==> garnet <==
==> flow/design.v <==
module half_addr(
    input a,
    input b,
    output sum,
    output carry  
);
assign sum = a ^ b;
assign carry = a & b;
endmodule
module full_addr(
    input a,
    input b,
    input cin,  
    output sum,
    output carry  
);
assign sum = a ^ b ^ cin;
assign carry = (a & b) | (cin & (a ^ b));
endmodule
module i4_addr(
    input  [3:0] a,           
    input  [3:0] b,           
    input        cin,         
    input        valid_in,    
    output [3:0] sum,         
    output       group_g,     
    output       group_p,     
    output       ready_out    
);
wire [3:0] g, p;
assign g = a & b;           
assign p = a | b;           
wire c1, c2, c3;
assign c1 = g[0] | (p[0] & cin);
assign c2 = g[1] | (p[1] & g[0]) | (p[1] & p[0] & cin);
assign c3 = g[2] | (p[2] & g[1]) | (p[2] & p[1] & g[0]) | (p[2] & p[1] & p[0] & cin);
assign group_g = g[3] | (p[3] & g[2]) | (p[3] & p[2] & g[1]) | (p[3] & p[2] & p[1] & g[0]);
assign group_p = p[3] & p[2] & p[1] & p[0];
assign sum[0] = a[0] ^ b[0] ^ cin;
assign sum[1] = a[1] ^ b[1] ^ c1;
assign sum[2] = a[2] ^ b[2] ^ c2;
assign sum[3] = a[3] ^ b[3] ^ c3;
reg ready_out_reg;
always @(*) begin
    if (valid_in) begin
        ready_out_reg = 1'b1;
    end else begin
        ready_out_reg = 1'b0;
    end
end
assign ready_out = ready_out_reg;
endmodule
module i8_addr(
    input  [7:0] a,           
    input  [7:0] b,           
    input        cin,         
    input        valid_in,    
    output [7:0] sum,         
    output       group_g,     
    output       group_p,     
    output       ready_out    
);
wire [3:0] a_low  = a[3:0];
wire [3:0] a_high = a[7:4];
wire [3:0] b_low  = b[3:0];
wire [3:0] b_high = b[7:4];
wire c4;                
wire g_low, p_low;      
wire g_high, p_high;    
wire ready_low, ready_high;
i4_addr cla_low(
    .a(a_low), .b(b_low), .cin(cin), .valid_in(valid_in),
    .sum(sum[3:0]), .group_g(g_low), .group_p(p_low), .ready_out(ready_low)
);
i4_addr cla_high(
    .a(a_high), .b(b_high), .cin(c4), .valid_in(valid_in),
    .sum(sum[7:4]), .group_g(g_high), .group_p(p_high), .ready_out(ready_high)
);
assign c4 = g_low | (p_low & cin);
assign group_g = g_high | (p_high & g_low);
assign group_p = p_high & p_low;
assign ready_out = ready_low & ready_high;
endmodule
module i16_add(
    input  [15:0] a,          
    input  [15:0] b,          
    input        valid_in,    
    output [15:0] sum,        
    output       carry_out,   
    output       ready_out    
);
wire [7:0] a_low  = a[7:0];   
wire [7:0] a_high = a[15:8];  
wire [7:0] b_low  = b[7:0];
wire [7:0] b_high = b[15:8];
wire c0, c8;                
wire g_low, p_low;          
wire g_high, p_high;        
wire ready_low, ready_high; 
assign c0 = 1'b0;           
i8_addr cla_low_8bit(
    .a(a_low), .b(b_low), .cin(c0), .valid_in(valid_in),
    .sum(sum[7:0]), .group_g(g_low), .group_p(p_low), .ready_out(ready_low)
);
i8_addr cla_high_8bit(
    .a(a_high), .b(b_high), .cin(c8), .valid_in(valid_in),
    .sum(sum[15:8]), .group_g(g_high), .group_p(p_high), .ready_out(ready_high)
);
assign c8 = g_low | (p_low & c0);                   
assign carry_out = g_high | (p_high & g_low) | (p_high & p_low & c0);  
assign ready_out = ready_low & ready_high;
endmodule
module i16_sub(
    input  [15:0] a,          
    input  [15:0] b,          
    input        valid_in,    
    output [15:0] diff,       
    output       borrow_out,  
    output       ready_out    
);
wire [15:0] b_neg = ~b;  
wire [7:0] a_low  = a[7:0];
wire [7:0] a_high = a[15:8];
wire [7:0] b_low  = b_neg[7:0];
wire [7:0] b_high = b_neg[15:8];
wire c0, c8;               
wire g_low, p_low;         
wire g_high, p_high;       
wire ready_low, ready_high;
wire carry_result;
assign c0 = 1'b1;           
i8_addr cla_low_8bit(
    .a(a_low), .b(b_low), .cin(c0), .valid_in(valid_in),
    .sum(diff[7:0]), .group_g(g_low), .group_p(p_low), .ready_out(ready_low)
);
i8_addr cla_high_8bit(
    .a(a_high), .b(b_high), .cin(c8), .valid_in(valid_in),
    .sum(diff[15:8]), .group_g(g_high), .group_p(p_high), .ready_out(ready_high)
);
assign c8 = g_low | (p_low & c0);
assign carry_result = g_high | (p_high & g_low) | (p_high & p_low & c0);
assign borrow_out = ~carry_result;
assign ready_out = ready_low & ready_high;
endmodule
module i16_mul(
    input signed [15:0] a,    
    input signed [15:0] b,    
    input        valid_in,
    output signed [15:0] prod,  
    output       ready_out
);
wire sign_a = a[15];
wire sign_b = b[15];
wire sign_res = sign_a ^ sign_b;
wire [15:0] abs_a = sign_a ? (~a + 1'b1) : a;
wire [15:0] abs_b = sign_b ? (~b + 1'b1) : b;
reg [15:0] abs_prod;
integer i;
always @(*) begin
    abs_prod = 16'd0;
    for(i = 0; i < 16; i = i + 1) begin
        if(abs_b[i]) begin
            abs_prod = abs_prod + (abs_a << i);
        end
    end
end
assign prod = sign_res ? (~abs_prod + 1'b1) : abs_prod;
assign ready_out = valid_in;
endmodule
module i16_div(
    input signed [15:0] a,    
    input signed [15:0] b,    
    input        valid_in,
    output signed [15:0] quot,  
    output       ready_out
);
wire sign_a = a[15];
wire sign_b = b[15];
wire sign_res = sign_a ^ sign_b;
wire [15:0] abs_a = sign_a ? (~a + 1'b1) : a;
wire [15:0] abs_b = sign_b ? (~b + 1'b1) : b;
reg [15:0] abs_quot;
reg [31:0] temp_r;  
integer i;
always @(*) begin
    temp_r = 32'd0;
    if (abs_b == 0) begin
        abs_quot = 16'hFFFF;  
    end else begin
        abs_quot = 16'd0;
        temp_r = 32'd0;
        for(i = 15; i >= 0; i = i - 1) begin
            temp_r = temp_r << 1;
            temp_r[0] = abs_a[i];  
            if(temp_r >= {16'd0, abs_b}) begin
                temp_r = temp_r - {16'd0, abs_b};
                abs_quot[i] = 1'b1;
            end
        end
    end
end
assign quot = sign_res ? (~abs_quot + 1'b1) : abs_quot;
assign ready_out = valid_in;
endmodule
module calc(
    input clk,  
    input rst_n,  
    input [7:0] num,
    input [2:0] op,
    input start,
    output reg [15:0] result,
    output reg [15:0] display_val,  
    output [2:0] led_op,  
    output reg stop
);
reg [15:0] local_result;
reg local_stop;
localparam ADD = 3'd6;
localparam SUB = 3'd5;
localparam MUL = 3'd4;
localparam DIV = 3'd1;
localparam ENT = 3'd2;
localparam CLR = 3'd3;
reg [15:0] a, b;
reg [2:0] local_op;
assign led_op = local_op;  
wire [15:0] res_add, res_sub, res_mul, res_div;
i16_add u_add(.a(a), .b(b), .valid_in(1'b1), .sum(res_add), .carry_out(), .ready_out());
i16_sub u_sub(.a(a), .b(b), .valid_in(1'b1), .diff(res_sub), .borrow_out(), .ready_out());
i16_mul u_mul(.a(a), .b(b), .valid_in(1'b1), .prod(res_mul), .ready_out());
i16_div u_div(.a(a), .b(b), .valid_in(1'b1), .quot(res_div), .ready_out());
localparam S_INPUT_A = 2'b00;
localparam S_INPUT_B = 2'b01;
reg [2:0] state;
always @(posedge clk) begin
	if (~rst_n) begin
    	local_stop <= 0;
        a <= 0;
        b <= 0;
        local_result <= 0;
        display_val <= 0;
        local_op <= 0;
        state <= S_INPUT_A;
    end else begin
        if (~start&local_stop) begin
        local_stop <= 0;
        end else if (start&~local_stop) begin
            case (state)
            S_INPUT_A: begin
                if (op == CLR) begin
                    a <= 0; b <= 0; display_val <= 0; local_result <= 0; local_op <= 0;
                end else if (op == ADD || op == SUB || op == MUL || op == DIV) begin
                    local_op <= op;
                    b <= 0;
                    state <= S_INPUT_B;
                end else if (op == 0) begin
                    a <= a * 16'd10 + {8'd0, num};
                    display_val <= a * 16'd10 + {8'd0, num};
                end
            end
            S_INPUT_B: begin
                if (op == CLR) begin
                    a <= 0; b <= 0; display_val <= 0; local_result <= 0; local_op <= 0;
                    state <= S_INPUT_A;
                end else if (op == ENT) begin
                    case (local_op)
                    ADD: begin local_result <= res_add; display_val <= res_add; end
                    SUB: begin local_result <= res_sub; display_val <= res_sub; end
                    DIV: begin local_result <= res_div; display_val <= res_div; end
                    MUL: begin local_result <= res_mul; display_val <= res_mul; end
                    endcase
                    a <= 0;
                    local_op <= 0;  
                    state <= S_INPUT_A;
                end else if (op == 0) begin
                    b <= b * 16'd10 + {8'd0, num};
                    display_val <= b * 16'd10 + {8'd0, num};
                end
            end
            endcase
            local_stop <= 1;
        end
    end
end
always @(posedge clk) begin
    result <= local_result;
    stop <= local_stop;
end
endmodule
==> flow/run.sh <==
#!/bin/bash
# the make line also repeats each setting of config.mk as NAME=value (left out here)
make -C /OpenROAD-flow-scripts/flow DESIGN_CONFIG=/design/flow/config.mk WORK_HOME=/design/flow/orfs CLKGATE_MAP_FILE= finish
==> flow/config.mk <==
export PLATFORM = sky130hd
export DESIGN_NAME = calc
export DESIGN_NICKNAME = calc
export VERILOG_FILES = /design/flow/design.v
export SDC_FILE = /design/flow/constraint.sdc
export NUM_CORES = 4
export LEC_CHECK = 0
export CAP_MARGIN = 15
export CELL_PAD_IN_SITES_DETAIL_PLACEMENT = 2
export CELL_PAD_IN_SITES_GLOBAL_PLACEMENT = 1
export CORE_MARGIN = 9
export CORE_UTILIZATION = 22
export CTS_CLUSTER_DIAMETER = 335
export GPL_ROUTABILITY_DRIVEN = 1
export GPL_TIMING_DRIVEN = 0
export MAX_ROUTING_LAYER = met4
export MIN_ROUTING_LAYER = met1
export PLACE_DENSITY_LB_ADDON = 0.3
export SLEW_MARGIN = 40
export TNS_END_PERCENT = 10
==> flow/constraint.sdc <==
create_clock -name core_clock -period 80.0 [get_ports {clk}]
set_input_delay 16.0000 -clock core_clock [delete_from_list [all_inputs] [get_ports {clk}]]
set_output_delay 16.0000 -clock core_clock [all_outputs]
set_load 0.01 [all_outputs]
==> inputs of violet, as changes to garnet <==
ABC_AREA = 1   (was unset)
CAP_MARGIN = 20   (was 15)
CELL_PAD_IN_SITES_DETAIL_PLACEMENT = unset   (was 2)
CELL_PAD_IN_SITES_GLOBAL_PLACEMENT = unset   (was 1)
CORE_MARGIN = 2   (was 9)
CORE_UTILIZATION = 72   (was 22)
CTS_CLUSTER_DIAMETER = unset   (was 335)
GPL_ROUTABILITY_DRIVEN = unset   (was 1)
GPL_TIMING_DRIVEN = unset   (was 0)
MAX_ROUTING_LAYER = unset   (was met4)
MIN_ROUTING_LAYER = unset   (was met1)
PLACE_DENSITY = 0.42   (was unset)
PLACE_DENSITY_LB_ADDON = unset   (was 0.3)
SLEW_MARGIN = 20   (was 40)
TNS_END_PERCENT = 15   (was 10)
==> flow/constraint.sdc (replaced) <==
create_clock -name core_clock -period 48.4 [get_ports {clk}]
set_input_delay 9.6800 -clock core_clock [delete_from_list [all_inputs] [get_ports {clk}]]
set_output_delay 9.6800 -clock core_clock [all_outputs]
set_load 0.01 [all_outputs]
==> inputs of ember, as changes to garnet <==
ABC_AREA = 1   (was unset)
CAP_MARGIN = 20   (was 15)
CELL_PAD_IN_SITES_DETAIL_PLACEMENT = unset   (was 2)
CELL_PAD_IN_SITES_GLOBAL_PLACEMENT = unset   (was 1)
CORE_MARGIN = 2   (was 9)
CORE_UTILIZATION = 72   (was 22)
CTS_CLUSTER_DIAMETER = 392   (was 335)
GPL_ROUTABILITY_DRIVEN = unset   (was 1)
GPL_TIMING_DRIVEN = unset   (was 0)
MAX_ROUTING_LAYER = unset   (was met4)
MIN_ROUTING_LAYER = unset   (was met1)
PLACE_DENSITY = 0.6   (was unset)
PLACE_DENSITY_LB_ADDON = unset   (was 0.3)
SLEW_MARGIN = 20   (was 40)
TNS_END_PERCENT = unset   (was 10)
==> flow/constraint.sdc (replaced) <==
create_clock -name core_clock -period 16.7 [get_ports {clk}]
set_input_delay 3.3400 -clock core_clock [delete_from_list [all_inputs] [get_ports {clk}]]
set_output_delay 3.3400 -clock core_clock [all_outputs]
set_load 0.01 [all_outputs]
==> comparison <==
ember stopped in detailed placement. garnet ran to the end with no violations. violet went through all stages and came out clean. Against garnet, the routed wire length of violet is smaller by about 23%. Against garnet, the synthesized cell count of violet is higher by about 20%. Between garnet and violet, the lower sequential share of layout area is in garnet (gap 0.12 points). Of violet and garnet, violet has the higher via count (gap about 7%, measured against garnet). Clock-buffer cell count is the same in garnet and violet.
